// ahb_to_apb_bridge
module ahb_to_apb_bridge
#(
        parameter AHB_AW = 32,
        parameter APB_AW = 32,
        parameter AHB_DW = 32,
        parameter APB_DW = 8,
        parameter FIFO_SIZE = 8
)
(
        HCLK,        
        HRESETn,     
        HADDR,       
        HSIZE,       
        HWDATA,      
        HWRITE,      
        HRDATA,      
        HREADY,      
        HRESP,       
        HSELAPB,     
        PADDR,       
        PSEL,        
        PENABLE,     
        PWRITE,      
        PWDATA,      
        PRDATA,      
        PREADY,      
        PSLVERR      
);
Size in the first run: ~2,600 cells after synthesis, ~670 flip-flops, roughly 160 I/O pins, ~28,000 um^2 of cells after synthesis.
clock: 6.0 ns
lec_check: 0
abc_area: 1
cap_margin: 20
core_margin: 2
core_utilization: 40
gpl_timing_driven: 1
hold_slack_margin: 0.09
slew_margin: 40
run.sh (not shown) runs the stock make flow with config.mk's settings and CLKGATE_MAP_FILE=.
The starting point went through all stages and came out clean.
Then changed:
--- a/flow/config.mk
+++ b/flow/config.mk
@@ -11,4 +11,3 @@
-export CORE_UTILIZATION = 40
-export GPL_TIMING_DRIVEN = 1
-export HOLD_SLACK_MARGIN = 0.09
-export SLEW_MARGIN = 40
+export CORE_UTILIZATION = 72
+export PLACE_DENSITY = 0.42
+export SLEW_MARGIN = 20
==> flow/constraint.sdc (replaced) <==
create_clock -name core_clock -period 2.77 [get_ports {HCLK}]
set_input_delay 0.5540 -clock core_clock [delete_from_list [all_inputs] [get_ports {HCLK}]]
set_output_delay 0.5540 -clock core_clock [all_outputs]
set_load 0.01 [all_outputs]
The changed run reached the layout checks and failed them: negative setup slack.
Power rises by 140%.
Setup slack loses 1.8 ns.
Cell count falls by 7.4%.
Register-to-register slack loses 1.9 ns.
Via count rises by about 27%.
Non-clock buffer count rises by 154.
First-iteration DRC count rises by 140%.
Routed wire length rises by 41%.
Sequential share of layout area falls by 3.5 points.
Then changed:
--- a/flow/config.mk
+++ b/flow/config.mk
@@ -8 +7,0 @@
-export ABC_AREA = 1
@@ -11,2 +10 @@
-export CORE_UTILIZATION = 72
-export PLACE_DENSITY = 0.42
+export CORE_UTILIZATION = 34
==> flow/constraint.sdc (replaced) <==
create_clock -name core_clock -period 5.23 [get_ports {HCLK}]
set_input_delay 1.0460 -clock core_clock [delete_from_list [all_inputs] [get_ports {HCLK}]]
set_output_delay 1.0460 -clock core_clock [all_outputs]
set_load 0.01 [all_outputs]
Effect: The new run ran to the end with no violations. Clock power falls by 50%. Register-to-register slack improves by 1.5 ns. Power came out lower by 68%. Die size rises by 99%. Global-route usage decreases by 28 points. Non-clock buffer count decreases by 158.
Then changed:
--- a/flow/config.mk
+++ b/flow/config.mk
@@ -10 +10,3 @@
-export CORE_UTILIZATION = 34
+export CORE_UTILIZATION = 72
+export CTS_CLUSTER_DIAMETER = 352
+export CTS_CLUSTER_SIZE = 31
==> flow/constraint.sdc (replaced) <==
create_clock -name core_clock -period 2.9 [get_ports {HCLK}]
set_input_delay 0.5800 -clock core_clock [delete_from_list [all_inputs] [get_ports {HCLK}]]
set_output_delay 0.5800 -clock core_clock [all_outputs]
set_load 0.01 [all_outputs]
The new run completed, yet does not pass: negative setup slack.
Cell area went down by a few percent.
Setup slack gets worse by 1.2 ns.
Combinational power went up by well over a third.
Then changed:
--- a/flow/config.mk
+++ b/flow/config.mk
@@ -7,0 +8 @@
+export ABC_AREA = 1
@@ -8,0 +10 @@
+export CORE_ASPECT_RATIO = 0.5
@@ -11,3 +13,6 @@
-export CTS_CLUSTER_DIAMETER = 352
-export CTS_CLUSTER_SIZE = 31
-export SLEW_MARGIN = 20
+export CTS_CLUSTER_DIAMETER = 50
+export CTS_CLUSTER_SIZE = 10
+export PLACE_DENSITY = 0.42
+export SETUP_SLACK_MARGIN = 0.86
+export SLEW_MARGIN = 30
+export TNS_END_PERCENT = 10
Result: The new run finished with negative setup slack left; maximum frequency came out lower by 12%; wire length increases by 84%; sequential share of layout area came out lower by 7.9 points; global-route usage increases by 11 points; total power grows by 120%; count of clock-buffer cells in the layout goes up by 81; sequential cell count is unchanged; worst hold slack loses 0.027 ns; synthesized cell count rose by 81%; combinational power goes up to 5.8 times its value.

---

main:
Starting RTL as in the previous note.
==> flow/config.mk <==
export PLATFORM = sky130hd
export DESIGN_NAME = ahb_to_apb_bridge
export DESIGN_NICKNAME = ahb_to_apb_bridge
export VERILOG_FILES = /design/flow/design.v
export SDC_FILE = /design/flow/constraint.sdc
export NUM_CORES = 4
export LEC_CHECK = 0
export ABC_AREA = 1
export CAP_MARGIN = 5
export CELL_PAD_IN_SITES_DETAIL_PLACEMENT = 1
export CELL_PAD_IN_SITES_GLOBAL_PLACEMENT = 2
export CORE_ASPECT_RATIO = 0.52
export CORE_MARGIN = 10
export CORE_UTILIZATION = 21
export CTS_CLUSTER_DIAMETER = 42
export CTS_CLUSTER_SIZE = 78
export GPL_ROUTABILITY_DRIVEN = 0
export MAX_ROUTING_LAYER = met5
export MIN_ROUTING_LAYER = met2
export PLACE_DENSITY_LB_ADDON = 0.28
export SETUP_SLACK_MARGIN = 0.74
export SLEW_MARGIN = 10
export TNS_END_PERCENT = 80
==> flow/constraint.sdc <==
create_clock -name core_clock -period 7.14 [get_ports {HCLK}]
set_input_delay 1.4280 -clock core_clock [delete_from_list [all_inputs] [get_ports {HCLK}]]
set_output_delay 1.4280 -clock core_clock [all_outputs]
set_load 0.01 [all_outputs]
Per the final summary, main finished and its layout is clean on timing, DRC and antenna.
The following lists how the feature branch was set up differently from main:
- CORE_MARGIN changed from 10 to 2
- CORE_ASPECT_RATIO removed (was 0.52)
- GPL_ROUTABILITY_DRIVEN removed (was 0)
- CELL_PAD_IN_SITES_DETAIL_PLACEMENT removed (was 1)
- CAP_MARGIN changed from 5 to 20
- CORE_UTILIZATION changed from 21 to 72
- SETUP_SLACK_MARGIN removed (was 0.74)
- MAX_ROUTING_LAYER removed (was met5)
- PLACE_DENSITY_LB_ADDON removed (was 0.28)
- TNS_END_PERCENT changed from 80 to 10
- CELL_PAD_IN_SITES_GLOBAL_PLACEMENT removed (was 2)
- MIN_ROUTING_LAYER removed (was met2)
- CTS_CLUSTER_DIAMETER removed (was 42)
- SLEW_MARGIN changed from 10 to 20
- CTS_CLUSTER_SIZE removed (was 78)
- the clock period (ns, I/O delays scaled along) changed from 7.14 to 2.9
==> results <==
The worst relative slew slack of the feature branch was superior to that of main.
registers as the heaviest power group was reported by main, and combinational cells by the feature branch.
The feature branch vs main: detailed-route wire length down by more than 10%
Where cell area after layout is concerned, main is outperformed by the feature branch.
The feature branch: flow complete, layout not clean; failing: setup timing
Going from main to the feature branch, the sequential share of layout area was found to have gone up by 2.5 points.
Relative to main, the feature branch improves via count.
In the metrics for main and the feature branch, the one carrying the higher clock share of power is main.
Final design utilization, main and the feature branch: lower on main
The number of CTS-inserted buffers in the feature branch is 0.71 times that in main.
Beginning of the critical path: FIFO_MEMORY.r_ptr_r[0]$_DFFE_PN0P_ -> the feature branch, FIFO_MEMORY.r_ptr_r[1]$_DFFE_PN0P_ -> main

---

== v15 ==
Starting RTL as in the previous note.
Settings: LEC_CHECK=0, CAP_MARGIN=25, CELL_PAD_IN_SITES_DETAIL_PLACEMENT=1, CORE_ASPECT_RATIO=1.48, CORE_MARGIN=3, CORE_UTILIZATION=40, CTS_CLUSTER_SIZE=32, HOLD_SLACK_MARGIN=0.27, MAX_ROUTING_LAYER=met4, SETUP_SLACK_MARGIN=1.35, SLEW_MARGIN=20, TNS_END_PERCENT=50; clock period 5.91 ns.
The flow did not stop early for v15: all stages ran, and the layout cleared the timing, design-rule and antenna checks.
What v2 does differently from v15 at the input level:
- a deleted TNS_END_PERCENT that had been 50
- a deleted CELL_PAD_IN_SITES_DETAIL_PLACEMENT that had been 1
- a deleted CTS_CLUSTER_SIZE that had been 32
- a change of CORE_MARGIN from 3 to 2
- a deleted MAX_ROUTING_LAYER that had been met4
- a change of CAP_MARGIN from 25 to 20
- a deleted SETUP_SLACK_MARGIN that had been 1.35
- a deleted CORE_ASPECT_RATIO that had been 1.48
- a deleted HOLD_SLACK_MARGIN that had been 0.27
- a change of the clock period (ns, I/O delays scaled along) from 5.91 to 5.23
Notes after the runs:
- No stage failed in v2, and the final checks on the layout all came back clean.
- For v15, the top layer reached by signal wires was met4, unlike v2, where it was met5.
- From v15 to v2 the numbers moved as follows: area of all placed cells without fillers saw little to no change, wire length shrank by about 4%, power consumed by the clock network saw an increase, synthesis-to-layout area growth was more or less identical.
- On DRC violation count after routing, v2 and v15 are basically level.
- As far as number of primary I/O pins goes, v15 and v2 are indistinguishable; the numbers are identical.
- The area of placed instances of v15 and that of v2 are within noise of each other.
Setup changes, v2 to v42
- changing CORE_UTILIZATION from 40 to 66
- setting CTS_CLUSTER_DIAMETER to 366 for the first time
- changing the clock period (ns, I/O delays scaled along) from 5.23 to 2.92
--- outcome ---
- v2 -> v42: via count increased by a few percent
- Of v42 and v2, the lower post-route fraction of the period consumed by the critical path belongs to v2.
- Summary — power dissipated in sequential cells, v42 relative to v2: higher, by 79%.
- Footprint of the multi-input gates (v42 vs. v2) increases slightly
- Looking only at core utilization, and setting everything else aside, the lower value of v42 and v2 goes to v2.
- Non-clock buffer count: v42 vs v2 up 74%
- v42: flow complete, layout not clean; failing: setup timing
- In the flow results for v42 and v2, the minimum setup slack in the final design is smaller on v42.
- In the reports for v42 and v2, the smaller internal reg-to-reg setup slack belongs to v42.
- Relative to v2, the final cell area reported for v42 is higher.
The following lists how v39 was set up differently from v42:
- setting TNS_END_PERCENT to 10 for the first time
- changing CORE_UTILIZATION from 66 to 72
- changing SLEW_MARGIN from 20 to 30
- removing CTS_CLUSTER_DIAMETER (formerly 366)
- setting CTS_CLUSTER_SIZE to 10 for the first time
- setting ABC_AREA to 1 for the first time
- changing the clock period (ns, I/O delays scaled along) from 2.92 to 2.9
Findings:
Although it ran to completion, v39 produced a layout that fails the final checks because of setup timing.
Worst setup slack for register-to-register paths, v39 and v42: higher on v39
The uppermost layer routed comes out met4 in one run and met5 in the other, namely in v42 and v39 respectively.
Aoi/oai-family share of the synthesized area ended up 5.5 points higher on v39 than on v42.
met2 layer usage reported by global route sits higher in v39 than in v42.
Inputs modified between v39 and v46:
- CAP_MARGIN: 20 -> 0
- CTS_CLUSTER_DIAMETER: unset -> 93
- SETUP_SLACK_MARGIN: unset -> 0.45
- TNS_END_PERCENT: 10 -> unset
- ABC_AREA: 1 -> unset
- CTS_CLUSTER_SIZE: 10 -> 14
- SLEW_MARGIN: 30 -> 20
==> comparison <==
- Final design utilization: v46 vs v39 up 2.8 points
- Measured against each other, v39 and v46 differ in wire length after detailed routing, the lower figure coming from v46.
- On sum of met3 wire segment lengths after detailed routing, the lower figure sits with v46, not v39.
- The number of DRC markers in iteration 0 of v46 falls short of that of v39 by 1206.
- When the final numbers for v39 and v46 were put side by side, the gate count of the mapped netlist turned out to be greater in v39.
- Final checks on v46, whose flow otherwise completed, came back failing, citing setup timing.
- Share of the clock period used by the worst path after layout delta for v46 relative to v39: 21 points higher
- Detailed placer's ending HPWL, v39 and v46: smaller value in v46
- Summary of v46 over v39: chip area estimate from yosys synthesis has decreased, total power after layout shows a reduction of 14000 uW.
Changes in v37 relative to v46:
- HOLD_SLACK_MARGIN: unset -> -0.09
- MAX_ROUTING_LAYER: unset -> met4
- ABC_AREA: unset -> 1
- CELL_PAD_IN_SITES_GLOBAL_PLACEMENT: unset -> 0
- CTS_CLUSTER_DIAMETER: 93 -> 42
- SETUP_SLACK_MARGIN: 0.45 -> -0.28
- CORE_ASPECT_RATIO: unset -> 0.87
- CTS_CLUSTER_SIZE: 14 -> 29
- PLACE_DENSITY: unset -> 0.64
Findings:
- Layout checks on v37: not met. Flow itself completed; violations: setup timing.
- [v37 vs v46] clock group share of total power: lower in v37
- Between v37 and v46, it is v37 whose horizontal die dimension is higher, by about 10%.
- Share of power burned in combinational logic delta for v37 relative to v46: 24 points higher
- | wire length of the first global-routing pass | v37 vs v46 | 24000 um higher |
- Measured against each other, v46 and v37 differ in tally of unique sky130hd cells used after synthesis, the higher figure coming from v46.
- Wire length in v37 is 4000 um above v46.
- Non-clock buffer count for v37: 60 down relative to v46
Power figures rest on the tool's default switching activity, not on a simulated workload.
